File: flow/design.v
module gca_dlnv(
    input [31:0]    coord0,
    input [31:0]    coord1,
    input           ld,
    input           step,
    input           CLK,
    output          FC,
    output [20:0]   ADDR
);
    reg         [15:0] x0;
    reg         [15:0] y0;
    wire        [15:0] x1;
    wire        [15:0] y1;
    reg  signed [15:0] dx, dy;
    reg  signed [15:0] sx, sy;
    reg  signed [15:0] error;
    wire signed [15:0] e2;
    assign x1 = {5'b0, coord1[10:0]};
    assign y1 = {6'b0, coord1[20:11]};
    assign e2 = error <<< 1;
    assign ADDR = {y0[9:0], x0[10:0]};
    assign FC = !ld && (x0 == x1 && y0 == y1 || e2 >= dy && x0 == x1 || e2 <= dx && y0 == y1);
    always @(posedge CLK) begin
        if(ld) begin
            x0 <= {5'b0, coord0[10:0]};
            y0 <= {6'b0, coord0[20:11]};
            sx <= (x0 > x1) ? -16'd1 : 16'd1;
            sy <= (y0 > y1) ? -16'd1 : 16'd1;
            dx <= (x0 < x1) ? (x1 - x0) : (x0 - x1);
            dy <= (y1 < y0) ? (y1 - y0) : (y0 - y1);
            error <= dx + dy;
        end
        if(step && !ld) begin
            if(e2 >= dy) x0 <= x0 + sx;
            if(e2 <= dx) y0 <= y0 + sy;
            if(e2 >= dy && e2 <= dx)
                error <= error + dx + dy;
            else if(e2 >= dy)
                error <= error + dy;
            else if(e2 <= dx)
                error <= error + dx;
        end
    end
endmodule
File: flow/run.sh
#!/bin/bash
# the make line also repeats each setting of config.mk as NAME=value (left out here)
make -C /OpenROAD-flow-scripts/flow DESIGN_CONFIG=/design/flow/config.mk WORK_HOME=/design/flow/orfs CLKGATE_MAP_FILE= finish
File: flow/config.mk
export PLATFORM = sky130hd
export DESIGN_NAME = gca_dlnv
export DESIGN_NICKNAME = gca_dlnv
export VERILOG_FILES = /design/flow/design.v
export SDC_FILE = /design/flow/constraint.sdc
export NUM_CORES = 4
export LEC_CHECK = 0
export ABC_AREA = 0
export CAP_MARGIN = 10
export CORE_MARGIN = 2
export CORE_UTILIZATION = 70
export CTS_CLUSTER_DIAMETER = 363
export CTS_CLUSTER_SIZE = 47
export GPL_ROUTABILITY_DRIVEN = 0
export GPL_TIMING_DRIVEN = 1
export MIN_ROUTING_LAYER = met1
export PLACE_DENSITY = 0.78
export SLEW_MARGIN = 30
export TNS_END_PERCENT = 50
File: flow/constraint.sdc
create_clock -name core_clock -period 4.7 [get_ports {CLK}]
set_input_delay 0.9400 -clock core_clock [delete_from_list [all_inputs] [get_ports {CLK}]]
set_output_delay 0.9400 -clock core_clock [all_outputs]
set_load 0.01 [all_outputs]
==> summary.json, run 1 <==
{
  "result_of_the_run": "finished clean",
  "post_synth_fa_ha_maj_area_fraction_pct": 21.0,
  "post_synth.cell_area_avg_um2": 8.20,
  "synth-compound-area-share_pct": 25.3,
  "setup_violations": 0,
  "synth_cell_types": 85,
  "finClkSkew_ps": 7.61,
  "yosys.area.top_type_share_pct": 19.1,
  "synth_warnings": 1,
  "worst-r2r-cell-count": 17,
  "net_count_synth": 1498,
  "grt_setup_unrepaired": "no",
  "endpoint_kind": "output pin",
  "synth_area_leader_cell": "sky130_fd_sc_hd__ha_1",
  "dr.first_iter.drc_count": 702,
  "xor_area_share_pct": 7.92,
  "proportion_of_register_bits_with_asynchronous_set_or_reset_after_synthesis_pct": 0,
  "antenna_cells": 0,
  "common_cells": "sky130_fd_sc_hd__ha_1 (158), sky130_fd_sc_hd__inv_1 (102), sky130_fd_sc_hd__a21oi_1 (95)",
  "cts.sinks": 81,
  "cts_hold_buffers": 0,
  "routed-via-count": 9496,
  "grt_max_degree": 43,
  "core_footprint_mm2": 0.0145,
  "syn-cell-area_mm2": 0.0104,
  "io_buffers": 66,
  "synthTopCellsByArea": "sky130_fd_sc_hd__ha_1 (19%), sky130_fd_sc_hd__edfxtp_1 (9.9%), sky130_fd_sc_hd__dfxtp_1 (9.1%)",
  "first_global_vias": 9213,
  "worstReg2RegStart": "dx[0]$_DFFE_PP_",
  "timing.setup.critical_path_class": "in2out",
  "antenna_found_initial": 0,
  "max_freq_ghz": 0.223,
  "cell_at_the_root_of_the_clock_tree": "sky130_fd_sc_hd__clkbuf_16",
  "destination_of_the_worst_register_to_register_timing_path": "error[14]$_DFF_P_",
  "worstHoldPathType": "reg2reg",
  "critical_path.top_delay_family": "simple AND/OR/NAND/NOR gates",
  "floorplan.rows": 44,
  "vias_per_cell": 6.35,
  "tritoncts": "built",
  "ctsResizeCount": 0,
  "drc": 0,
  "timing.critical_path.fanout_max": 4,
  "syn-instance-count": 1263,
  "grt_overflow_total": 0,
  "max_slew.worst_pin.slew_ps": 633,
  "routedWlPerCell_um": 17.5,
  "setup.worst_path.start_class": "primary input",
  "antenna_violating_nets_post_route": 0,
  "critical_path.n_buffers_inverters": 2,
  "setup_total_negative_slack_ps": 0,
  "worstPathRequired_ps": 3760,
  "worst_slew_margin_rel_pct": 56.7,
  "worst_hold_path_ep": "x0[15]$_DFF_P_",
  "ys_seq_share_pct": 18.9,
  "nNetsFinal": 1541,
  "routed_wirelength_um": 26100,
  "worst-path-stages": 9,
  "max_cap_violations": 0,
  "simple_gate_share_pct": 15.8,
  "tmin_final_ps": 4480,
  "drt_first_pass_iters": 5,
  "post_cts_buffers": 0,
  "layout-area-overhead-vs-synth_pct": 9.99,
  "register_to_register_setup_slack_ps": 490,
  "cts_max_path_buffers": 2,
  "timing_max_transition_violations_final": 0,
  "ys_sh_mux_pct": 4.21,
  "dieWidth_um": 126,
  "synth_stat.cells": 1263,
  "number_of_h_tree_levels": 3,
  "fin_crit_sh_pct": 95.2,
  "die_height_um": 126,
  "design.die.area_mm2": 0.0158,
  "grt_util_all_layers_pct": 33.6,
  "count_of_final_hold_check_violations": 0,
  "synth_register_bits": 81,
  "initial_core_util_pct": 71.5,
  "worst_skew_pair.late_latency_ps": 350,
  "hold-path-cell-count": 2,
  "warning_count": 73,
  "cts_buffers": 9,
  "dpl.hpwl_um": 20500,
  "main_flop_type": "sky130_fd_sc_hd__dfxtp_1",
  "critPathArrivalTime_ps": 3540,
  "logic_family": "AND-OR/OR-AND gates",
  "critical_path.slowest_cell": "sky130_fd_sc_hd__clkdlybuf4s50_1",
  "critical_path_origin": "coord1[10]",
  "first_pass_grt_wire_length_um": 43500,
  "number_of_flops_mapped_to_enable_cells_by_yosys": 34,
  "min_from": "x0[15]$_DFF_P_",
  "critical_path_sink": "FC",
  "path_clk_slew_ps": 60,
  "yosysChipArea_mm2": 0.0104,
  "critical_path.max_stage_delay_ps": 570,
  "timing.critical_path.cells": "clkdlybuf4s50_1, ha_1, nand3_1, nor2_1, nand2_1, nor4_1, a22oi_1, nor2_1, clkdlybuf4s50_1",
  "io_pins": 89,
  "most_common_cell": "sky130_fd_sc_hd__ha_1"
}
area by class of cell:
type | instances | area [µm²]
clock buffers | 10 | 229
multi-input cells | 1022 | 7690
flip-flops and latches | 81 | 1960
fillers | 1078 | 3090
repair buffers | 88 | 823
well taps | 184 | 230
inverters | 104 | 390
clock inverters | 6 | 58.8
metrics by stage:
| step | instances | worst slack [ps] | util (%) | hold WS [ps] | cell area [µm²] |
|---|---|---|---|---|---|
| after floorplan | 1263 | 943 | - | 487 | 10400 |
| after global placement | 1479 | 291 | 76.7 | 517 | 11100 |
| after detailed placement | 1479 | 268 | 76.7 | 534 | 11100 |
| after CTS | 1495 | 243 | 78.7 | 543 | 11400 |
| after global routing | 1495 | 119 | 78.7 | 577 | 11400 |
| final | 1495 | 224 | 78.7 | 544 | 11400 |
per-layer routing:
metal | part of all wire [%] | vias up | wire (µm) | track usage (%)
met5 | 0 | - | 0 | 0
met1 | 44 | 4392 | 11500 | 42.7
met3 | 5.5 | 72 | 1440 | 5.44
met4 | 3.4 | 0 | 882 | 13.3
li1 | - | 4689 | - | -
met2 | 47 | 343 | 12300 | 57.2
==> inputs of run 2 (changes only) <==
Settings changed: ABC_AREA 0 to not set, CAP_MARGIN 10 to 15, CORE_UTILIZATION 70 to 72, CTS_CLUSTER_DIAMETER 363 to 27, CTS_CLUSTER_SIZE 47 to not set, GPL_ROUTABILITY_DRIVEN 0 to not set, GPL_TIMING_DRIVEN 1 to not set, MIN_ROUTING_LAYER met1 to not set, PLACE_DENSITY 0.78 to not set, SETUP_SLACK_MARGIN set to 1.12, SLEW_MARGIN 30 to 20, TNS_END_PERCENT 50 to not set.
Clock period 4.7 ns to 3.9 ns, I/O delays scaled along.
==> run 2 against run 1 <==
  * The flow now stops in 5_1_grt
  * Synthesized area did not move
  * Die size fell by 2.7%
  * Synthesized cell count did not move
==> summary.json, run 2 <==
{
  "post_synth.cell_area_avg_um2": 8.20,
  "cell_at_the_root_of_the_clock_tree": "sky130_fd_sc_hd__clkbuf_16",
  "logic_family": "AND-OR/OR-AND gates",
  "core_footprint_mm2": 0.0140,
  "synth_register_bits": 81,
  "synth_cell_types": 85,
  "synth_stat.cells": 1263,
  "design.die.area_mm2": 0.0154,
  "io_pins": 89,
  "main_flop_type": "sky130_fd_sc_hd__dfxtp_1",
  "cts_buffers": 9,
  "cts.sinks": 81,
  "number_of_h_tree_levels": 3,
  "proportion_of_register_bits_with_asynchronous_set_or_reset_after_synthesis_pct": 0,
  "common_cells": "sky130_fd_sc_hd__ha_1 (158), sky130_fd_sc_hd__inv_1 (102), sky130_fd_sc_hd__a21oi_1 (95)",
  "grt_util_all_layers_pct": 101,
  "result_of_the_run": "stopped before the end",
  "syn-instance-count": 1263,
  "dieWidth_um": 124,
  "yosys.area.top_type_share_pct": 19.1,
  "cts_max_path_buffers": 2,
  "most_common_cell": "sky130_fd_sc_hd__ha_1",
  "number_of_flops_mapped_to_enable_cells_by_yosys": 34,
  "numPlacedInstances": 1503,
  "synth_warnings": 1,
  "ys_seq_share_pct": 18.9,
  "synth_area_leader_cell": "sky130_fd_sc_hd__ha_1",
  "detailedPlace.worstSlack_ps": -88.7,
  "xor_area_share_pct": 7.92,
  "initial_core_util_pct": 74.0,
  "run_stopping_error": "[ERROR GRT-0232] Routing congestion too high. Check the congestion heatmap in the GUI.",
  "io_buffers": 66,
  "die_height_um": 124,
  "synth-compound-area-share_pct": 25.3,
  "gpl.final_weighted_congestion": 1.01,
  "ys_sh_mux_pct": 4.21,
  "syn-cell-area_mm2": 0.0104,
  "grt_overflow_total": 1435,
  "yosysChipArea_mm2": 0.0104,
  "synthTopCellsByArea": "sky130_fd_sc_hd__ha_1 (19%), sky130_fd_sc_hd__edfxtp_1 (9.9%), sky130_fd_sc_hd__dfxtp_1 (9.1%)",
  "simple_gate_share_pct": 15.8,
  "dpl.hpwl_um": 21800,
  "floorplan.rows": 43,
  "flow.stopped_at": "5_1_grt",
  "cts_hold_buffers": 0,
  "net_count_synth": 1498,
  "post_synth_fa_ha_maj_area_fraction_pct": 21.0
}
-- run 2: routing by layer --
metal | global-route usage, % | GRT overflow
met5 | 46.5 | 4
met4 | 123 | 380
met3 | 74.7 | 21
met2 | 133 | 1021
met1 | 87.3 | 9
-- run 2: stage by stage --
| stage | setup TNS [ps] | instance area (µm²) |
|---|---|---|
| 4_1_cts | 0 | 12700 |
| 3_5_place_dp | -121 | 11500 |
| 3_3_place_gp | -86.8 | 11500 |
| 2_1_floorplan | 0 | 10600 |
-- run 2: what timing repair did --
| item | CTS |
|---|---|
| pin swaps | 52 |
| setup endpoints to repair | 79 |
| resized | 140 |
| gates cloned | 3 |
| setup buffers | 62 |
==> inputs of run 3 (changes only) <==
Settings changed: ABC_AREA set to 1, CAP_MARGIN 15 to 5, CORE_UTILIZATION 72 to 65, CTS_CLUSTER_DIAMETER 27 to 376, CTS_CLUSTER_SIZE set to 99, PLACE_DENSITY set to 0.35, SETUP_SLACK_MARGIN 1.12 to 0.25.
Clock period 3.9 ns to 2.55 ns, I/O delays scaled along.
==> run 3 against run 2 <==
  * The run again fails in 5_1_grt
  * Synthesized cell count rose by 34%
  * Synthesized area rose by 7.5%
  * Die size rose by 18%
==> summary.json, run 3 <==
{
  "result_of_the_run": "stopped before the end",
  "die_height_um": 135,
  "floorplan.rows": 47,
  "post_synth.cell_area_avg_um2": 6.59,
  "io_pins": 89,
  "yosysChipArea_mm2": 0.0111,
  "synthTopCellsByArea": "sky130_fd_sc_hd__ha_1 (18%), sky130_fd_sc_hd__nand2_1 (15%), sky130_fd_sc_hd__edfxtp_1 (9.2%)",
  "synth-compound-area-share_pct": 17.0,
  "simple_gate_share_pct": 27.4,
  "proportion_of_register_bits_with_asynchronous_set_or_reset_after_synthesis_pct": 0,
  "synth_register_bits": 81,
  "synth_cell_types": 50,
  "syn-instance-count": 1689,
  "number_of_flops_mapped_to_enable_cells_by_yosys": 34,
  "ys_sh_mux_pct": 0.180,
  "ys_seq_share_pct": 17.6,
  "cts.sinks": 81,
  "run_stopping_error": "[ERROR DPL-0038] Utilization greater than 100%, impossible to legalize",
  "number_of_h_tree_levels": 3,
  "common_cells": "sky130_fd_sc_hd__nand2_1 (437), sky130_fd_sc_hd__inv_1 (211), sky130_fd_sc_hd__ha_1 (158)",
  "initial_core_util_pct": 66.9,
  "cts_buffers": 9,
  "logic_family": "simple AND/OR/NAND/NOR gates",
  "xor_area_share_pct": 7.64,
  "dieWidth_um": 135,
  "synth_area_leader_cell": "sky130_fd_sc_hd__ha_1",
  "cts_max_path_buffers": 2,
  "dpl.hpwl_um": 29700,
  "synth_warnings": 1,
  "syn-cell-area_mm2": 0.0111,
  "most_common_cell": "sky130_fd_sc_hd__nand2_1",
  "post_synth_fa_ha_maj_area_fraction_pct": 19.6,
  "io_buffers": 66,
  "net_count_synth": 1924,
  "cell_at_the_root_of_the_clock_tree": "sky130_fd_sc_hd__clkbuf_16",
  "flow.stopped_at": "5_1_grt",
  "design.die.area_mm2": 0.0182,
  "main_flop_type": "sky130_fd_sc_hd__dfxtp_1",
  "gpl.final_weighted_congestion": 0.994,
  "numPlacedInstances": 2179,
  "placement.cell_area_mm2": 0.0138,
  "core_footprint_mm2": 0.0166,
  "synth_stat.cells": 1689,
  "cts_hold_buffers": 0,
  "yosys.area.top_type_share_pct": 17.8
}
-- run 3: repair_timing --
action,CTS
buffers inserted,27
gates resized,205
pin swaps,71
endpoints found under the setup margin,80
gates cloned,3
-- run 3: metrics by stage --
stage          hold WS [ps]  setup slack (ps)
2_1_floorplan           481              -142
3_3_place_gp            499              -705
3_5_place_dp            516              -771
4_1_cts                 524              -383
==> inputs of run 4 (changes only) <==
Settings changed: ABC_AREA 1 to 0, CAP_MARGIN 5 to 10, CORE_UTILIZATION 65 to 69, CTS_CLUSTER_DIAMETER 376 to 50, CTS_CLUSTER_SIZE 99 to 38, GPL_ROUTABILITY_DRIVEN set to 0, GPL_TIMING_DRIVEN set to 1, MIN_ROUTING_LAYER set to met1, PLACE_DENSITY 0.35 to not set, PLACE_DENSITY_LB_ADDON set to 0.11, SETUP_SLACK_MARGIN 0.25 to not set, SLEW_MARGIN 20 to 30, TNS_END_PERCENT set to 50.
Clock period 2.55 ns to 3.44 ns, I/O delays scaled along.
==> run 4 against run 3 <==
  * The layout now fails its checks (negative setup slack)
  * Synthesized cell count down 25%
  * Die size is 12% lower
  * Synthesized area fell by 6.9%
==> summary.json, run 4 <==
{
  "worst-r2r-cell-count": 16,
  "critical_path_sink": "error[14]$_DFF_P_",
  "tmin_final_ps": 4040,
  "io_pins": 89,
  "proportion_of_register_bits_with_asynchronous_set_or_reset_after_synthesis_pct": 0,
  "check-failures": "negative setup slack",
  "design.die.area_mm2": 0.0160,
  "yosys.area.top_type_share_pct": 19.1,
  "setup_slack_ps": -604,
  "cts_max_path_buffers": 2,
  "yosysChipArea_mm2": 0.0104,
  "warning_count": 74,
  "synth_area_leader_cell": "sky130_fd_sc_hd__ha_1",
  "max_slew.worst_pin.slew_ps": 769,
  "grt_util_all_layers_pct": 41.1,
  "dpl.hpwl_um": 23000,
  "layout.area.seq_mm2": 0.00196,
  "main_flop_type": "sky130_fd_sc_hd__dfxtp_1",
  "syn-instance-count": 1263,
  "critical_path.n_buffers_inverters": 1,
  "destination_of_the_worst_register_to_register_timing_path": "error[14]$_DFF_P_",
  "endpoint_kind": "flop",
  "timing.critical_path.fanout_max": 3,
  "timing.critical_path.cells": "ha_4, a211oi_4, o21a_1, nor2_1, a21oi_1, xnor2_1, ha_1, inv_1, a21oi_1, a21o_1, a221o_1, o41a_1, xnor2_1, nor2_1, xnor3_1, o21ai_1",
  "worst_skew_pair.late_latency_ps": 370,
  "synth_register_bits": 81,
  "fin_crit_sh_pct": 118,
  "critPathArrivalTime_ps": 4340,
  "floorplan.rows": 44,
  "post_synth_fa_ha_maj_area_fraction_pct": 21.0,
  "vias_per_cell": 6.89,
  "register_to_register_setup_slack_ps": -600,
  "logic_family": "AND-OR/OR-AND gates",
  "xor_area_share_pct": 7.92,
  "path_clk_slew_ps": 70,
  "dieWidth_um": 126,
  "hold-path-cell-count": 2,
  "grt_max_degree": 38,
  "hold_slack_ps": 591,
  "critical_path.max_stage_delay_ps": 510,
  "synth_stat.cells": 1263,
  "drt_first_pass_iters": 7,
  "setup.worst_path.start_class": "flop",
  "post_synth.cell_area_avg_um2": 8.20,
  "synth_cell_types": 85,
  "worstReg2RegStart": "dx[1]$_DFFE_PP_",
  "critical_path.top_delay_family": "AND-OR/OR-AND gates",
  "worst_hold_path_ep": "x0[15]$_DFF_P_",
  "synth-compound-area-share_pct": 25.3,
  "critical_path.slowest_cell": "sky130_fd_sc_hd__edfxtp_1",
  "layout-area-overhead-vs-synth_pct": 24.9,
  "detailedPlace.worstSlack_ps": -511,
  "cts.sinks": 81,
  "count_of_final_hold_check_violations": 0,
  "setup_violations": 8,
  "first_pass_grt_wire_length_um": 53100,
  "routed-via-count": 11400,
  "dr.first_iter.drc_count": 1594,
  "worst-path-stages": 16,
  "worstHoldPathType": "reg2reg",
  "routedWlPerCell_um": 22.3,
  "numPlacedInstances": 1608,
  "filler_cell_count": 725,
  "antenna_violating_nets_post_route": 0,
  "routed_wirelength_um": 36700,
  "syn-cell-area_mm2": 0.0104,
  "number_of_flops_mapped_to_enable_cells_by_yosys": 34,
  "antenna_found_initial": 0,
  "initial_core_util_pct": 71.0,
  "result_of_the_run": "complete, but fails checks",
  "grt_overflow_total": 0,
  "most_common_cell": "sky130_fd_sc_hd__ha_1",
  "antenna_cells": 0,
  "timing.setup.critical_path_class": "reg2reg",
  "ys_seq_share_pct": 18.9,
  "drc": 0,
  "die_height_um": 126,
  "worstPathRequired_ps": 3740,
  "core_footprint_mm2": 0.0146,
  "min_from": "x0[15]$_DFF_P_",
  "fin_util_pct": 88.6,
  "tritoncts": "built",
  "nNetsFinal": 1694,
  "cell_at_the_root_of_the_clock_tree": "sky130_fd_sc_hd__clkbuf_16",
  "max_freq_ghz": 0.247,
  "simple_gate_share_pct": 15.8,
  "critical_path_origin": "dx[1]$_DFFE_PP_",
  "worst_slew_margin_rel_pct": 48.5,
  "common_cells": "sky130_fd_sc_hd__ha_1 (158), sky130_fd_sc_hd__inv_1 (102), sky130_fd_sc_hd__a21oi_1 (95)",
  "ys_sh_mux_pct": 4.21,
  "layoutNonFillerInstCount": 1648,
  "grt_setup_unrepaired": "yes",
  "io_buffers": 66,
  "finClkSkew_ps": 9.58,
  "net_count_synth": 1498,
  "cts_buffers": 9,
  "synthTopCellsByArea": "sky130_fd_sc_hd__ha_1 (19%), sky130_fd_sc_hd__edfxtp_1 (9.9%), sky130_fd_sc_hd__dfxtp_1 (9.1%)",
  "synth_warnings": 1,
  "max_cap_violations": 0,
  "timing_max_transition_violations_final": 0,
  "logic_area_mm2": 0.00797,
  "first_global_vias": 10800,
  "number_of_h_tree_levels": 3
}
-- run 4: per-layer routing --
| layer | vias to the layer above | wire length, µm | GRT usage [%] |
|---|---|---|---|
| met3 | 306 | 3970 | 7.51 |
| met4 | 0 | 3110 | 27.7 |
| li1 | 4979 | - | - |
| met5 | - | 0 | 0 |
| met1 | 5200 | 13100 | 48.2 |
| met2 | 872 | 16500 | 68.4 |
-- run 4: final cells by class --
class | count | share of cell area, %
multi-input cells | 1022 | 61.6
flip-flops and latches | 81 | 15.2
repair buffers | 241 | 15.6
clock inverters | 7 | 1.09
clock buffers | 9 | 1.74
inverters | 104 | 3.04
well taps | 184 | 1.78
-- run 4: repair_timing --
item / CTS / global route
hold buffers: 0 / 0
endpoints found under the hold margin: 0 / 0
setup endpoints to repair: 5 / 32
buffers inserted: 7 / 17
pin swaps: 12 / 28
gates resized: 24 / 33
-- run 4: stage by stage --
step | area, µm² | setup TNS [ps]
6_report | 12900 | -2180
5_1_grt | 12900 | -3360
4_1_cts | 12600 | -1090
3_5_place_dp | 12100 | -4480
3_3_place_gp | 12100 | -2710
2_1_floorplan | 10400 | -166
==> inputs of run 5 (changes only) <==
Settings changed: CAP_MARGIN 10 to 5, CORE_UTILIZATION 69 to 70, CTS_CLUSTER_DIAMETER 50 to 363, CTS_CLUSTER_SIZE 38 to 47, PLACE_DENSITY_LB_ADDON 0.11 to 0.18, SETUP_SLACK_MARGIN set to 0.84.
Clock period 3.44 ns to 4.19 ns, I/O delays scaled along.
==> run 5 against run 4 <==
  * The run now finishes clean
  * Register-to-register slack better by 710 ps
  * Count of clock-buffer cells in the layout rose by 5
  * Non-clock buffer count down 83
  * Critical endpoint unchanged
  * Synthesized area did not move
  * Routed wire length shrank 6.3%
  * Sequential share of layout area rose by 0.61 points
  * Flip-flop count unchanged
  * Global-route usage decreased by 2.9 points
==> summary.json, run 5 <==
{
  "setup_total_negative_slack_ps": 0,
  "fin_crit_sh_pct": 97.4,
  "min_from": "y0[15]$_DFF_P_",
  "worstHoldPathType": "reg2reg",
  "synthTopCellsByArea": "sky130_fd_sc_hd__ha_1 (19%), sky130_fd_sc_hd__edfxtp_1 (9.9%), sky130_fd_sc_hd__dfxtp_1 (9.1%)",
  "yosysChipArea_mm2": 0.0104,
  "worst_slew_margin_rel_pct": 45.8,
  "critical_path_origin": "dx[0]$_DFFE_PP_",
  "syn-instance-count": 1263,
  "critical_path.max_stage_delay_ps": 440,
  "first_pass_grt_wire_length_um": 48600,
  "simple_gate_share_pct": 15.8,
  "dpl.hpwl_um": 22000,
  "endpoint_kind": "flop",
  "critPathArrivalTime_ps": 4380,
  "grt_max_degree": 40,
  "io_buffers": 66,
  "number_of_h_tree_levels": 3,
  "result_of_the_run": "finished clean",
  "filler_cell_count": 783,
  "yosys.area.top_type_share_pct": 19.1,
  "most_common_cell": "sky130_fd_sc_hd__ha_1",
  "synth_register_bits": 81,
  "layout.area.seq_mm2": 0.00197,
  "numPlacedInstances": 1505,
  "destination_of_the_worst_register_to_register_timing_path": "error[14]$_DFF_P_",
  "logic_area_mm2": 0.00825,
  "first_global_vias": 9817,
  "timing_max_transition_violations_final": 0,
  "proportion_of_register_bits_with_asynchronous_set_or_reset_after_synthesis_pct": 0,
  "synth_cell_types": 85,
  "critical_path.n_buffers_inverters": 0,
  "setup.worst_path.start_class": "flop",
  "register_to_register_setup_slack_ps": 110,
  "cts_hold_buffers": 0,
  "synth-compound-area-share_pct": 25.3,
  "critical_path_sink": "error[14]$_DFF_P_",
  "antenna_found_initial": 3,
  "layout-area-overhead-vs-synth_pct": 20.5,
  "ys_sh_mux_pct": 4.21,
  "synth_stat.cells": 1263,
  "io_pins": 89,
  "tmin_final_ps": 4080,
  "core_footprint_mm2": 0.0145,
  "worst_hold_path_ep": "y0[15]$_DFF_P_",
  "max_freq_ghz": 0.245,
  "routedWlPerCell_um": 22.0,
  "grt_overflow_total": 0,
  "cts.sinks": 81,
  "cts_buffers": 9,
  "number_of_flops_mapped_to_enable_cells_by_yosys": 34,
  "xor_area_share_pct": 7.92,
  "die_height_um": 126,
  "timing.setup.critical_path_class": "reg2reg",
  "ys_seq_share_pct": 18.9,
  "nNetsFinal": 1611,
  "count_of_final_hold_check_violations": 0,
  "cell_at_the_root_of_the_clock_tree": "sky130_fd_sc_hd__clkbuf_16",
  "main_flop_type": "sky130_fd_sc_hd__dfxtp_1",
  "dr.first_iter.drc_count": 1330,
  "layoutNonFillerInstCount": 1565,
  "net_count_synth": 1498,
  "setup_violations": 0,
  "timing.critical_path.fanout_max": 2,
  "post_synth_fa_ha_maj_area_fraction_pct": 21.0,
  "dieWidth_um": 126,
  "worstReg2RegStart": "dx[0]$_DFFE_PP_",
  "synth_warnings": 1,
  "syn-cell-area_mm2": 0.0104,
  "drc": 0,
  "worst-r2r-cell-count": 17,
  "critical_path.slowest_cell": "sky130_fd_sc_hd__edfxtp_1",
  "timing.critical_path.cells": "ha_4, fa_2, a211oi_4, o21ai_2, a31oi_2, o21bai_1, a21o_1, xor2_4, ha_4, nand2_2, nor2_1, a221o_1, o41a_1, xnor2_1, nor2_1, xnor3_1, o21ai_2",
  "initial_core_util_pct": 71.5,
  "grt_util_all_layers_pct": 38.2,
  "hold-path-cell-count": 2,
  "antenna_violating_nets_post_route": 0,
  "max_slew.worst_pin.slew_ps": 807,
  "floorplan.rows": 44,
  "routed-via-count": 10800,
  "post_synth.cell_area_avg_um2": 8.20,
  "max_cap_violations": 0,
  "drt_first_pass_iters": 13,
  "design.die.area_mm2": 0.0158,
  "common_cells": "sky130_fd_sc_hd__ha_1 (158), sky130_fd_sc_hd__inv_1 (102), sky130_fd_sc_hd__a21oi_1 (95)",
  "vias_per_cell": 6.91,
  "finClkSkew_ps": 10.4,
  "cts_max_path_buffers": 2,
  "critical_path.top_delay_family": "AND-OR/OR-AND gates",
  "worstPathRequired_ps": 4490,
  "synth_area_leader_cell": "sky130_fd_sc_hd__ha_1",
  "path_clk_slew_ps": 70,
  "warning_count": 75,
  "routed_wirelength_um": 34400,
  "worst-path-stages": 17,
  "tritoncts": "built",
  "logic_family": "AND-OR/OR-AND gates",
  "worst_skew_pair.late_latency_ps": 360,
  "grt_setup_unrepaired": "yes"
}
## run 5: stage by stage
step | hold WS [ps] | util, % | setup WS [ps] | instance area, µm²
6_report | 576 | 86.1 | 110 | 12500
5_1_grt | 606 | 86.1 | 25.4 | 12500
4_1_cts | 572 | 82.6 | 305 | 12000
3_5_place_dp | 563 | 78.2 | 135 | 11300
3_3_place_gp | 541 | 78.2 | 175 | 11300
2_1_floorplan | 487 | - | 584 | 10400
## run 5: repair_timing
item | in CTS | in global routing
pin swaps | 26 | 38
endpoints found under the setup margin | 27 | 31
cloned | 0 | 0
gates resized | 48 | 76
setup buffers | 21 | 23
## run 5: area by class of cell
cell class	instances	share of cell area [%]
multi-input cells	1022	66.1
well taps	184	1.85
clock buffers	14	2.04
clock inverters	1	0.0502
diodes	1	0.0201
repair buffers	158	11.0
inverters	104	3.15
flip-flops and latches	81	15.8
## run 5: per-layer routing
metal | wire, µm | global-route usage [%] | vias to the layer above
li1 | - | - | 4818
met3 | 3820 | 7.26 | 253
met2 | 15400 | 63.1 | 780
met5 | 134 | 0 | -
met1 | 12400 | 46.5 | 4956
met4 | 2700 | 22.2 | 10
==> inputs of run 6 (changes only) <==
Settings changed: ABC_AREA 0 to 1, CORE_UTILIZATION 70 to 72, CTS_CLUSTER_DIAMETER 363 to 27, CTS_CLUSTER_SIZE 47 to 73, GPL_ROUTABILITY_DRIVEN 0 to not set, GPL_TIMING_DRIVEN 1 to not set, MIN_ROUTING_LAYER met1 to not set, PLACE_DENSITY_LB_ADDON 0.18 to 0.2, SETUP_SLACK_MARGIN 0.84 to 1.12, SLEW_MARGIN 30 to 20, TNS_END_PERCENT 50 to not set.
Clock period 4.19 ns to 4.56 ns, I/O delays scaled along.
==> run 6 against run 5 <==
  * Register-to-register slack improved by 1100 ps
  * Critical path depth decreased by 5
  * Final cell count increased by 25%
  * Synthesized cell count increased by 34%
  * Global-route usage increased by 4.9 points
  * Highest routed layer is now met4
  * Still clean
  * Sequential share of layout area decreased by 0.51 points
  * Critical path type is now in2out
  * Die size increased by 4.3%
  * Clock skew increased by 4.7 ps
==> summary.json, run 6 <==
{
  "critPathArrivalTime_ps": 2510,
  "grt_overflow_total": 0,
  "routedWlPerCell_um": 19.4,
  "destination_of_the_worst_register_to_register_timing_path": "error[14]$_DFF_P_",
  "syn-cell-area_mm2": 0.0111,
  "timing.setup.critical_path_class": "in2out",
  "drt_first_pass_iters": 6,
  "critical_path.n_buffers_inverters": 6,
  "most_common_cell": "sky130_fd_sc_hd__nand2_1",
  "min_from": "y0[15]$_DFF_P_",
  "layout-area-overhead-vs-synth_pct": 15.6,
  "routed-via-count": 12700,
  "cts_max_path_buffers": 2,
  "worstHoldPathType": "reg2reg",
  "drc": 0,
  "path_clk_slew_ps": 60,
  "worst_hold_path_ep": "y0[15]$_DFF_P_",
  "grt_util_all_layers_pct": 43.1,
  "setup.worst_path.start_class": "primary input",
  "timing.critical_path.cells": "buf_2, ha_4, inv_2, nor2_4, inv_2, nor2_4, inv_2, nor4_4, buf_4, a21oi_2, nor2_2, buf_2",
  "antenna_cells": 0,
  "layout.area.seq_mm2": 0.00196,
  "first_global_vias": 11600,
  "endpoint_kind": "output pin",
  "filler_cell_count": 945,
  "timing.critical_path.fanout_max": 3,
  "main_flop_type": "sky130_fd_sc_hd__dfxtp_1",
  "floorplan.rows": 45,
  "critical_path.top_delay_family": "buffers and inverters",
  "worst_slew_margin_rel_pct": 48.3,
  "synth-compound-area-share_pct": 17.0,
  "fin_crit_sh_pct": 74.9,
  "core_footprint_mm2": 0.0151,
  "worstPathRequired_ps": 3650,
  "gpl.final_weighted_congestion": 0.999,
  "grt_util_met1_pct": 51.6,
  "xor_area_share_pct": 7.64,
  "post_synth.cell_area_avg_um2": 6.59,
  "initial_core_util_pct": 73.5,
  "critical_path.slowest_cell": "sky130_fd_sc_hd__ha_4",
  "simple_gate_share_pct": 27.4,
  "proportion_of_register_bits_with_asynchronous_set_or_reset_after_synthesis_pct": 0,
  "setup_total_negative_slack_ps": 0,
  "first_pass_grt_wire_length_um": 56600,
  "yosys.area.top_type_share_pct": 17.8,
  "max_freq_ghz": 0.293,
  "dpl.hpwl_um": 25900,
  "worst-path-stages": 12,
  "design.die.area_mm2": 0.0165,
  "max_cap_violations": 0,
  "io_pins": 89,
  "syn-instance-count": 1689,
  "count_of_final_hold_check_violations": 0,
  "cell_at_the_root_of_the_clock_tree": "sky130_fd_sc_hd__clkbuf_16",
  "hold_slack_ps": 539,
  "tritoncts": "built",
  "worst-r2r-cell-count": 20,
  "hold-path-cell-count": 2,
  "die_height_um": 128,
  "synth_warnings": 1,
  "top_usage_layer": "met2",
  "grt_max_degree": 64,
  "common_cells": "sky130_fd_sc_hd__nand2_1 (437), sky130_fd_sc_hd__inv_1 (211), sky130_fd_sc_hd__ha_1 (158)",
  "grt_use_met3_pct": 7.47,
  "yosysChipArea_mm2": 0.0111,
  "worst_skew_pair.late_latency_ps": 360,
  "number_of_h_tree_levels": 3,
  "register_to_register_setup_slack_ps": 1230,
  "number_of_flops_mapped_to_enable_cells_by_yosys": 34,
  "timing_max_transition_violations_final": 0,
  "net_count_synth": 1924,
  "max_slew.worst_pin.slew_ps": 776,
  "result_of_the_run": "finished clean",
  "grt_setup_unrepaired": "yes",
  "synth_register_bits": 81,
  "setup_violations": 0,
  "tmin_final_ps": 3420,
  "dr.first_iter.drc_count": 1821,
  "vias_per_cell": 6.50,
  "critical_path.max_stage_delay_ps": 270,
  "nNetsFinal": 2003,
  "ys_seq_share_pct": 17.6,
  "critical_path_origin": "coord1[10]",
  "grt_use_met2_pct": 71.2,
  "synth_stat.cells": 1689,
  "routed_wirelength_um": 38000,
  "critical_path_sink": "FC",
  "post_synth_fa_ha_maj_area_fraction_pct": 19.6,
  "critical_path.most_common_cell": "sky130_fd_sc_hd__inv_2",
  "antenna_found_initial": 0,
  "logic_area_mm2": 0.00849,
  "dieWidth_um": 128,
  "logic_family": "simple AND/OR/NAND/NOR gates",
  "io_buffers": 66,
  "synth_cell_types": 50,
  "synthTopCellsByArea": "sky130_fd_sc_hd__ha_1 (18%), sky130_fd_sc_hd__nand2_1 (15%), sky130_fd_sc_hd__edfxtp_1 (9.2%)",
  "warning_count": 74,
  "antenna_violating_nets_post_route": 0,
  "worstReg2RegStart": "dx[2]$_DFFE_PP_",
  "synth_area_leader_cell": "sky130_fd_sc_hd__ha_1",
  "ys_sh_mux_pct": 0.180,
  "cts_buffers": 9,
  "cts.sinks": 81,
  "finClkSkew_ps": 15.1
}
-- run 6: through the flow --
step,cells,setup slack [ps],area (µm²),util [%]
detailed placement,1905,243,11800,77.8
global placement,1905,265,11800,77.8
finish,1961,1140,12900,84.9
global route,1961,991,12900,84.9
CTS,1934,1090,12400,81.8
floorplan,1689,1280,11100,-
-- run 6: layout make-up --
class                      count  share of cell area (%)
multi-input combinational   1337                    66.0
inverter                     217                    6.35
tap                          188                    1.83
clock inverter                 3                   0.302
timing repair buffer         122                    8.21
sequential                    81                    15.3
clock buffer                  13                    2.03
-- run 6: metal layers --
| layer | vias up | part of all wire, % |
|---|---|---|
| met5 | - | 0 |
| met4 | 0 | 8.1 |
| met3 | 290 | 10 |
| met2 | 997 | 45 |
| met1 | 5727 | 36 |
| li1 | 5732 | - |
-- run 6: repair_timing --
item / in CTS / in global routing
pin swaps: 17 / 22
buffers inserted: 13 / 27
hold buffers: 0 / 0
resized: 54 / 67
setup endpoints to repair: 4 / 15
==> inputs of run 7 (changes only) <==
Settings changed: ABC_AREA 1 to 0, CAP_MARGIN 5 to 30, CTS_CLUSTER_DIAMETER 27 to 50, CTS_CLUSTER_SIZE 73 to 90, GPL_ROUTABILITY_DRIVEN set to 0, GPL_TIMING_DRIVEN set to 1, HOLD_SLACK_MARGIN set to -0.1, MAX_ROUTING_LAYER set to met4, MIN_ROUTING_LAYER set to met1, PLACE_DENSITY set to 0.35, PLACE_DENSITY_LB_ADDON 0.2 to not set, SETUP_SLACK_MARGIN 1.12 to not set, SLEW_MARGIN 20 to 10, TNS_END_PERCENT set to 50.
Clock period 4.56 ns to 3.45 ns, I/O delays scaled along.
==> run 7 against run 6 <==
  * Now fails the layout checks on negative setup slack
  * Register-to-register slack got worse by 2500 ps
  * First-iteration DRC count down 10%
  * Flip-flop count is the same
  * Routed wire length shrank 8.4%
  * Count of clock-buffer cells in the layout is 2 lower
  * Worst setup slack got worse by 2400 ps
  * Non-clock buffer count grew 107
  * Utilization rose by 5.6 points
  * Critical path type is now reg2reg
  * Critical endpoint is now error[14]$_DFF_P_
==> summary.json, run 7 <==
{
  "timing.critical_path.fanout_max": 3,
  "check-failures": "negative setup slack",
  "critPathArrivalTime_ps": 4970,
  "initial_core_util_pct": 74.0,
  "logic_area_mm2": 0.00785,
  "worstReg2RegStart": "dx[0]$_DFFE_PP_",
  "first_pass_grt_wire_length_um": 49700,
  "layout-area-overhead-vs-synth_pct": 22.3,
  "vias_per_cell": 6.80,
  "main_flop_type": "sky130_fd_sc_hd__dfxtp_1",
  "max_freq_ghz": 0.214,
  "synth_cell_types": 85,
  "result_of_the_run": "complete, but fails checks",
  "antenna_found_initial": 0,
  "routed_wirelength_um": 34900,
  "most_common_cell": "sky130_fd_sc_hd__ha_1",
  "critical_path.max_stage_delay_ps": 470,
  "synthTopCellsByArea": "sky130_fd_sc_hd__ha_1 (19%), sky130_fd_sc_hd__edfxtp_1 (9.9%), sky130_fd_sc_hd__dfxtp_1 (9.1%)",
  "dr.first_iter.drc_count": 1630,
  "cts_max_path_buffers": 2,
  "die_height_um": 124,
  "worst_hold_path_ep": "x0[15]$_DFF_P_",
  "fin_crit_sh_pct": 135,
  "proportion_of_register_bits_with_asynchronous_set_or_reset_after_synthesis_pct": 0,
  "critical_path_sink": "error[14]$_DFF_P_",
  "min_from": "x0[15]$_DFF_P_",
  "number_of_h_tree_levels": 3,
  "setup_slack_ps": -1220,
  "io_buffers": 66,
  "ys_sh_mux_pct": 4.21,
  "worst-r2r-cell-count": 18,
  "drt_first_pass_iters": 7,
  "common_cells": "sky130_fd_sc_hd__ha_1 (158), sky130_fd_sc_hd__inv_1 (102), sky130_fd_sc_hd__a21oi_1 (95)",
  "critical_path.top_delay_family": "AND-OR/OR-AND gates",
  "syn-instance-count": 1263,
  "synth_warnings": 1,
  "register_to_register_setup_slack_ps": -1220,
  "endpoint_kind": "flop",
  "nNetsFinal": 1682,
  "stdcell_area_mm2": 0.0127,
  "cell_at_the_root_of_the_clock_tree": "sky130_fd_sc_hd__clkbuf_16",
  "tmin_final_ps": 4670,
  "layout.area.seq_mm2": 0.00196,
  "yosys.area.top_type_share_pct": 19.1,
  "xor_area_share_pct": 7.92,
  "design.die.area_mm2": 0.0154,
  "floorplan.rows": 43,
  "worstHoldPathType": "reg2reg",
  "post_synth_fa_ha_maj_area_fraction_pct": 21.0,
  "grt_max_degree": 38,
  "timing.critical_path.cells": "ha_4, fa_2, a211oi_2, o21ai_1, a31oi_1, o21bai_1, a21o_1, buf_4, a31oi_1, xnor2_1, ha_1, nor3_1, nor2_1, o41a_1, xnor2_1, nor2_1, xnor3_1, o21ai_1",
  "setup_total_negative_slack_ps": -3260,
  "detailedPlace.worstSlack_ps": -373,
  "max_cap_violations": 0,
  "worst-path-stages": 18,
  "drc": 0,
  "grt_overflow_total": 0,
  "number_of_flops_mapped_to_enable_cells_by_yosys": 34,
  "antenna_cells": 0,
  "antenna_violating_nets_post_route": 0,
  "critical_path_origin": "dx[0]$_DFFE_PP_",
  "routed-via-count": 11100,
  "post_synth.cell_area_avg_um2": 8.20,
  "worst_slew_margin_rel_pct": 46.5,
  "grt_util_all_layers_pct": 42.7,
  "cts.sinks": 81,
  "hold-path-cell-count": 2,
  "yosysChipArea_mm2": 0.0104,
  "simple_gate_share_pct": 15.8,
  "grt_setup_unrepaired": "yes",
  "placement.cell_area_mm2": 0.0121,
  "finClkSkew_ps": 13.0,
  "filler_cell_count": 655,
  "synth_stat.cells": 1263,
  "warning_count": 76,
  "critical_path.n_buffers_inverters": 1,
  "logic_family": "AND-OR/OR-AND gates",
  "count_of_final_hold_check_violations": 0,
  "core_footprint_mm2": 0.0140,
  "first_global_vias": 10500,
  "dieWidth_um": 124,
  "synth_register_bits": 81,
  "layoutNonFillerInstCount": 1632,
  "dpl.hpwl_um": 22900,
  "path_clk_slew_ps": 70,
  "net_count_synth": 1498,
  "setup.worst_path.start_class": "flop",
  "max_slew.worst_pin.slew_ps": 799,
  "worst_skew_pair.late_latency_ps": 360,
  "worstPathRequired_ps": 3740,
  "tritoncts": "built",
  "numPlacedInstances": 1602,
  "setup_violations": 9,
  "routedWlPerCell_um": 21.4,
  "ys_seq_share_pct": 18.9,
  "critical_path.slowest_cell": "sky130_fd_sc_hd__nor2_1",
  "cts_buffers": 9,
  "timing_max_transition_violations_final": 0,
  "synth_area_leader_cell": "sky130_fd_sc_hd__ha_1",
  "syn-cell-area_mm2": 0.0104,
  "io_pins": 89,
  "synth-compound-area-share_pct": 25.3,
  "destination_of_the_worst_register_to_register_timing_path": "error[14]$_DFF_P_",
  "timing.setup.critical_path_class": "reg2reg"
}
==> run 7: layout make-up <==
type                    count  area share [%]
inverters                 104            3.08
well taps                 180            1.78
flip-flops and latches     81            15.5
multi-input cells        1022            62.0
repair buffers            229            15.3
clock inverters             5           0.435
clock buffers              11            1.92
==> run 7: per-layer routing <==
metal | track usage (%) | part of all wire [%] | wire length, µm | vias to the layer above
met3 | 8.15 | 10 | 3560 | 246
met5 | - | 0 | 0 | -
met1 | 47.8 | 37 | 12900 | 5108
met4 | 27.6 | 7.0 | 2440 | 0
li1 | - | - | - | 4951
met2 | 69.9 | 46 | 15900 | 798
==> run 7: through the flow <==
step           hold slack [ps]  utilization, %
2_1_floorplan              487               -
3_3_place_gp               511            86.6
3_5_place_dp               519            86.6
4_1_cts                    529            89.4
5_1_grt                    610            90.5
6_report                   544            90.5
==> run 7: timing repair <==
item,4_1_cts,5_1_grt
endpoints found under the setup margin,6,9
buffers inserted,6,8
cloned,0,0
resized,13,20
hold buffers,0,0
pin swaps,13,16
==> inputs of run 8 (changes only) <==
Settings changed: CAP_MARGIN 30 to 0, PLACE_DENSITY 0.35 to not set, PLACE_DENSITY_LB_ADDON set to 0.02, SETUP_SLACK_MARGIN set to 1.07, SLEW_MARGIN 10 to 30.
Clock period 3.45 ns to 3.8 ns, I/O delays scaled along.
==> run 8 against run 7 <==
  * The flow now stops in 5_1_grt
  * Synthesized area is the same
  * Synthesized cell count did not move
  * Die size unchanged
==> summary.json, run 8 <==
{
  "result_of_the_run": "stopped before the end",
  "flow.stopped_at": "5_1_grt",
  "run_stopping_error": "[ERROR GRT-0232] Routing congestion too high. Check the congestion heatmap in the GUI.",
  "placement.cell_area_mm2": 0.0116,
  "io_buffers": 66,
  "synth-compound-area-share_pct": 25.3,
  "post_synth_fa_ha_maj_area_fraction_pct": 21.0,
  "proportion_of_register_bits_with_asynchronous_set_or_reset_after_synthesis_pct": 0,
  "syn-instance-count": 1263,
  "cts_hold_buffers": 0,
  "grt_overflow_total": 11,
  "most_common_cell": "sky130_fd_sc_hd__ha_1",
  "xor_area_share_pct": 7.92,
  "synth_register_bits": 81,
  "cell_at_the_root_of_the_clock_tree": "sky130_fd_sc_hd__clkbuf_16",
  "synth_warnings": 1,
  "floorplan.rows": 43,
  "design.die.area_mm2": 0.0154,
  "cts_max_path_buffers": 2,
  "synth_area_leader_cell": "sky130_fd_sc_hd__ha_1",
  "logic_family": "AND-OR/OR-AND gates",
  "cts_buffers": 9,
  "main_flop_type": "sky130_fd_sc_hd__dfxtp_1",
  "net_count_synth": 1498,
  "initial_core_util_pct": 74.0,
  "syn-cell-area_mm2": 0.0104,
  "die_height_um": 124,
  "ys_seq_share_pct": 18.9,
  "number_of_h_tree_levels": 3,
  "cts.sinks": 81,
  "yosysChipArea_mm2": 0.0104,
  "yosys.area.top_type_share_pct": 19.1,
  "synth_stat.cells": 1263,
  "io_pins": 89,
  "synthTopCellsByArea": "sky130_fd_sc_hd__ha_1 (19%), sky130_fd_sc_hd__edfxtp_1 (9.9%), sky130_fd_sc_hd__dfxtp_1 (9.1%)",
  "post_synth.cell_area_avg_um2": 8.20,
  "core_footprint_mm2": 0.0140,
  "grt_util_all_layers_pct": 77.4,
  "common_cells": "sky130_fd_sc_hd__ha_1 (158), sky130_fd_sc_hd__inv_1 (102), sky130_fd_sc_hd__a21oi_1 (95)",
  "number_of_flops_mapped_to_enable_cells_by_yosys": 34,
  "synth_cell_types": 85,
  "dpl.hpwl_um": 21900,
  "detailedPlace.worstSlack_ps": -129,
  "dieWidth_um": 124,
  "ys_sh_mux_pct": 4.21,
  "simple_gate_share_pct": 15.8
}
==> run 8: layer usage <==
layer / GRT overflow / track usage, %
met1: 0 / 75.0
met2: 7 / 91.6
met3: 1 / 62.6
met4: 3 / 77.3
met5: - / -
==> run 8: what timing repair did <==
item / 4_1_cts
gates cloned: 4
gates resized: 233
setup endpoints to repair: 79
buffers inserted: 63
pin swaps: 83
==> run 8: through the flow <==
step | hold WS, ps | utilization (%) | instances | TNS (ps)
2_1_floorplan | 487 | - | 1263 | 0
3_3_place_gp | 518 | 83.0 | 1517 | -41.6
3_5_place_dp | 545 | 83.0 | 1517 | -176
4_1_cts | 576 | 94.5 | 1600 | -43.6
==> inputs of run 9 (changes only) <==
Settings changed: ABC_AREA 0 to not set, CAP_MARGIN 0 to 35, CORE_MARGIN 2 to 10, CORE_UTILIZATION 72 to 30, CTS_CLUSTER_DIAMETER 50 to 100, CTS_CLUSTER_SIZE 90 to 15, GPL_ROUTABILITY_DRIVEN 0 to not set, GPL_TIMING_DRIVEN 1 to not set, HOLD_SLACK_MARGIN -0.1 to not set, MAX_ROUTING_LAYER met4 to not set, MIN_ROUTING_LAYER met1 to not set, PLACE_DENSITY_LB_ADDON 0.02 to 0.12, SETUP_SLACK_MARGIN 1.07 to -0.13, SLEW_MARGIN 30 to 20, TNS_END_PERCENT 50 to 5.
Clock period 3.8 ns to 5.0 ns, I/O delays scaled along.
==> run 9 against run 8 <==
  * The run now finishes clean
  * Die size rose to 2.8 times the previous value
  * Synthesized cell count unchanged
  * Synthesized area unchanged
==> summary.json, run 9 <==
{
  "path_clk_slew_ps": 70,
  "ys_seq_share_pct": 18.9,
  "timing.setup.critical_path_class": "reg2out",
  "design.die.area_mm2": 0.0423,
  "timing.critical_path.fanout_max": 6,
  "worstReg2RegStart": "dx[0]$_DFFE_PP_",
  "critPathArrivalTime_ps": 3530,
  "worst_slew_margin_rel_pct": 44.8,
  "timing.critical_path.cells": "inv_1, ha_1, a21oi_1, a21oi_1, a211oi_1, and4_1, nor2_8, a22oi_1, nor2_1, clkdlybuf4s50_1",
  "critical_path.max_stage_delay_ps": 610,
  "nNetsFinal": 1544,
  "floorplan.rows": 67,
  "max_cap_violations": 0,
  "grt_max_degree": 56,
  "logic_family": "AND-OR/OR-AND gates",
  "count_of_final_hold_check_violations": 0,
  "synth_warnings": 1,
  "synth-compound-area-share_pct": 25.3,
  "setup_slack_ps": 473,
  "syn-instance-count": 1263,
  "ctsResizeCount": 0,
  "synth_cell_types": 85,
  "warning_count": 71,
  "tritoncts": "built",
  "xor_area_share_pct": 7.92,
  "io_pins": 89,
  "routed-via-count": 9006,
  "synthTopCellsByArea": "sky130_fd_sc_hd__ha_1 (19%), sky130_fd_sc_hd__edfxtp_1 (9.9%), sky130_fd_sc_hd__dfxtp_1 (9.1%)",
  "hold_slack_ps": 544,
  "setup.worst_path.start_class": "flop",
  "top_usage_layer": "met2",
  "detailedPlace.worstSlack_ps": 478,
  "cts.sinks": 81,
  "proportion_of_register_bits_with_asynchronous_set_or_reset_after_synthesis_pct": 0,
  "net_count_synth": 1498,
  "filler_cell_count": 3527,
  "io_buffers": 66,
  "critical_path_origin": "dx[14]$_DFFE_PP_",
  "routed_wirelength_um": 30300,
  "number_of_flops_mapped_to_enable_cells_by_yosys": 34,
  "first_pass_grt_wire_length_um": 49500,
  "antenna_found_initial": 1,
  "yosys.area.top_type_share_pct": 19.1,
  "most_common_cell": "sky130_fd_sc_hd__ha_1",
  "number_of_h_tree_levels": 3,
  "worst-r2r-cell-count": 17,
  "cts_buffers": 9,
  "critical_path.slowest_cell": "sky130_fd_sc_hd__and4_1",
  "dr.first_iter.drc_count": 483,
  "dpl.hpwl_um": 24800,
  "endpoint_kind": "output pin",
  "worstHoldPathType": "reg2reg",
  "simple_gate_share_pct": 15.8,
  "critical_path.most_common_cell": "sky130_fd_sc_hd__a21oi_1",
  "yosysChipArea_mm2": 0.0104,
  "critical_path_sink": "FC",
  "critical_path.top_delay_family": "AND-OR/OR-AND gates",
  "first_global_vias": 8967,
  "vias_per_cell": 5.11,
  "critical_path.n_buffers_inverters": 2,
  "initial_core_util_pct": 30.6,
  "dieWidth_um": 206,
  "grt_use_met2_pct": 23.1,
  "layout.area.seq_mm2": 0.00196,
  "synth_stat.cells": 1263,
  "post_cts_buffers": 0,
  "destination_of_the_worst_register_to_register_timing_path": "error[14]$_DFF_P_",
  "grt_setup_unrepaired": "no",
  "drc": 0,
  "core_footprint_mm2": 0.0338,
  "routedWlPerCell_um": 17.2,
  "fin_util_pct": 34.9,
  "setup_violations": 0,
  "tmin_final_ps": 4530,
  "finClkSkew_ps": 14.4,
  "worstPathRequired_ps": 4000,
  "hold-path-cell-count": 2,
  "layout-area-overhead-vs-synth_pct": 14.0,
  "grt_util_met1_pct": 20.6,
  "fin_crit_sh_pct": 90.5,
  "antenna_violating_nets_post_route": 0,
  "worst-path-stages": 10,
  "synth_register_bits": 81,
  "logic_area_mm2": 0.00769,
  "grt_overflow_total": 0,
  "max_freq_ghz": 0.221,
  "synth_area_leader_cell": "sky130_fd_sc_hd__ha_1",
  "gpl.final_weighted_congestion": 0.839,
  "worst_hold_path_ep": "x0[15]$_DFF_P_",
  "timing_max_transition_violations_final": 0,
  "syn-cell-area_mm2": 0.0104,
  "setup_total_negative_slack_ps": 0,
  "common_cells": "sky130_fd_sc_hd__ha_1 (158), sky130_fd_sc_hd__inv_1 (102), sky130_fd_sc_hd__a21oi_1 (95)",
  "worst_skew_pair.late_latency_ps": 370,
  "post_synth_fa_ha_maj_area_fraction_pct": 21.0,
  "cell_at_the_root_of_the_clock_tree": "sky130_fd_sc_hd__clkbuf_16",
  "ys_sh_mux_pct": 4.21,
  "cts_max_path_buffers": 2,
  "cts_hold_buffers": 0,
  "antenna_cells": 0,
  "grt_use_met3_pct": 1.93,
  "drt_first_pass_iters": 7,
  "die_height_um": 206,
  "main_flop_type": "sky130_fd_sc_hd__dfxtp_1",
  "result_of_the_run": "finished clean",
  "register_to_register_setup_slack_ps": 660,
  "min_from": "x0[15]$_DFF_P_",
  "max_slew.worst_pin.slew_ps": 826,
  "grt_util_all_layers_pct": 14.7,
  "post_synth.cell_area_avg_um2": 8.20
}
run 9: area by class of cell:
cell class	instances	share of cell area, %
inverters	104	3.31
multi-input cells	1022	65.2
well taps	448	4.75
repair buffers	91	7.17
clock inverters	5	0.870
clock buffers	11	2.06
flip-flops and latches	81	16.6
run 9: through the flow:
step | instance area (µm²) | cells
2_1_floorplan | 10400 | 1263
5_1_grt | 11800 | 1762
6_report | 11800 | 1762
3_3_place_gp | 11500 | 1746
3_5_place_dp | 11500 | 1746
4_1_cts | 11800 | 1762
run 9: layer usage:
layer  up-vias  part of all wire [%]
li1       4689                     -
met1      4172                    51
met2       121                    44
met3        24                   2.6
met4         0                   1.7
met5         -                     0
==> inputs of run 10 (changes only) <==
Settings changed: CAP_MARGIN 35 to 20, CORE_ASPECT_RATIO set to 0.5, CORE_MARGIN 10 to 2, CORE_UTILIZATION 30 to 40, CTS_CLUSTER_DIAMETER 100 to 397, CTS_CLUSTER_SIZE 15 to 98, PLACE_DENSITY_LB_ADDON 0.12 to 0.05, SETUP_SLACK_MARGIN -0.13 to not set.
==> run 10 against run 9 <==
  * Via count grew 2.8%
  * Cell area is 1.7% lower
  * Utilization up 11 points
  * Final cell count down 6.2%
  * Critical path type is now in2out
  * Critical endpoint unchanged
==> summary.json, run 10 <==
{
  "number_of_h_tree_levels": 3,
  "setup.worst_path.start_class": "primary input",
  "synthTopCellsByArea": "sky130_fd_sc_hd__ha_1 (19%), sky130_fd_sc_hd__edfxtp_1 (9.9%), sky130_fd_sc_hd__dfxtp_1 (9.1%)",
  "cts_buffers": 9,
  "common_cells": "sky130_fd_sc_hd__ha_1 (158), sky130_fd_sc_hd__inv_1 (102), sky130_fd_sc_hd__a21oi_1 (95)",
  "min_from": "x0[15]$_DFF_P_",
  "timing.setup.critical_path_class": "in2out",
  "critical_path.top_delay_family": "buffers and inverters",
  "synth_register_bits": 81,
  "worstPathRequired_ps": 4000,
  "number_of_flops_mapped_to_enable_cells_by_yosys": 34,
  "critical_path.n_buffers_inverters": 2,
  "critPathArrivalTime_ps": 3510,
  "synth_cell_types": 85,
  "setup_violations": 0,
  "ctsResizeCount": 0,
  "first_global_vias": 8936,
  "cts.sinks": 81,
  "register_to_register_setup_slack_ps": 720,
  "worstHoldPathType": "reg2reg",
  "cell_at_the_root_of_the_clock_tree": "sky130_fd_sc_hd__clkbuf_16",
  "worstReg2RegStart": "dx[0]$_DFFE_PP_",
  "initial_core_util_pct": 40.9,
  "layout-area-overhead-vs-synth_pct": 12.0,
  "worst-r2r-cell-count": 17,
  "die_height_um": 118,
  "cts_max_path_buffers": 2,
  "synth_warnings": 1,
  "grt_max_degree": 52,
  "vias_per_cell": 5.60,
  "io_buffers": 66,
  "destination_of_the_worst_register_to_register_timing_path": "error[14]$_DFF_P_",
  "io_pins": 89,
  "floorplan.rows": 41,
  "layout.area.seq_mm2": 0.00196,
  "post_synth.cell_area_avg_um2": 8.20,
  "max_freq_ghz": 0.222,
  "count_of_final_hold_check_violations": 0,
  "critical_path_origin": "coord1[6]",
  "antenna_found_initial": 0,
  "worst_hold_path_ep": "x0[15]$_DFF_P_",
  "dieWidth_um": 232,
  "drt_first_pass_iters": 5,
  "post_cts_buffers": 0,
  "tritoncts": "built",
  "routedWlPerCell_um": 18.4,
  "nNetsFinal": 1539,
  "drc": 0,
  "antenna_cells": 0,
  "synth_stat.cells": 1263,
  "hold_slack_ps": 556,
  "max_cap_violations": 0,
  "result_of_the_run": "finished clean",
  "setup_total_negative_slack_ps": 0,
  "worst_slew_margin_rel_pct": 50.9,
  "net_count_synth": 1498,
  "critical_path.slowest_cell": "sky130_fd_sc_hd__clkdlybuf4s50_1",
  "logic_area_mm2": 0.00769,
  "first_pass_grt_wire_length_um": 48400,
  "grt_setup_unrepaired": "no",
  "post_synth_fa_ha_maj_area_fraction_pct": 21.0,
  "hold-path-cell-count": 2,
  "critical_path_sink": "FC",
  "worst_skew_pair.late_latency_ps": 370,
  "critical_path.most_common_cell": "sky130_fd_sc_hd__clkdlybuf4s50_1",
  "simple_gate_share_pct": 15.8,
  "most_common_cell": "sky130_fd_sc_hd__ha_1",
  "warning_count": 71,
  "tmin_final_ps": 4510,
  "yosysChipArea_mm2": 0.0104,
  "design.die.area_mm2": 0.0273,
  "endpoint_kind": "output pin",
  "fin_util_pct": 45.9,
  "worst-path-stages": 8,
  "ys_seq_share_pct": 18.9,
  "logic_family": "AND-OR/OR-AND gates",
  "syn-cell-area_mm2": 0.0104,
  "synth_area_leader_cell": "sky130_fd_sc_hd__ha_1",
  "proportion_of_register_bits_with_asynchronous_set_or_reset_after_synthesis_pct": 0,
  "fin_crit_sh_pct": 90.3,
  "yosys.area.top_type_share_pct": 19.1,
  "ys_sh_mux_pct": 4.21,
  "gpl.final_weighted_congestion": 0.903,
  "routed_wirelength_um": 30500,
  "filler_cell_count": 2520,
  "synth-compound-area-share_pct": 25.3,
  "grt_util_all_layers_pct": 22.8,
  "critical_path.max_stage_delay_ps": 570,
  "finClkSkew_ps": 12.0,
  "routed-via-count": 9257,
  "cts_hold_buffers": 0,
  "path_clk_slew_ps": 70,
  "syn-instance-count": 1263,
  "xor_area_share_pct": 7.92,
  "timing.critical_path.fanout_max": 7,
  "main_flop_type": "sky130_fd_sc_hd__dfxtp_1",
  "core_footprint_mm2": 0.0253,
  "dr.first_iter.drc_count": 623,
  "timing.critical_path.cells": "clkdlybuf4s50_1, ha_1, and2_1, nand2_1, nor4_1, a22oi_1, nor2_1, clkdlybuf4s50_1",
  "grt_overflow_total": 0,
  "dpl.hpwl_um": 24700,
  "timing_max_transition_violations_final": 0,
  "antenna_violating_nets_post_route": 0,
  "max_slew.worst_pin.slew_ps": 734
}
-- run 10: cell type report --
class	instances	share of cell area (%)
flip-flops and latches	81	16.9
well taps	344	3.71
clock buffers	9	1.94
multi-input cells	1022	66.3
repair buffers	86	6.97
inverters	104	3.37
clock inverters	7	0.766
-- run 10: per-layer routing --
layer,global-route usage [%],vias up,share of wire (%),wire (µm)
met3,3.22,27,3.9,1190
met1,34.8,4384,54,16600
li1,-,4681,-,-
met4,5.20,0,1.1,342
met5,0,-,0,0
met2,33.3,165,41,12400
-- run 10: through the flow --
stage | area [µm²] | setup WS (ps) | instances
final | 11600 | 486 | 1653
after global placement | 11300 | 507 | 1637
after global routing | 11600 | 288 | 1653
after detailed placement | 11300 | 495 | 1637
after floorplan | 10400 | 1240 | 1263
after CTS | 11600 | 483 | 1653
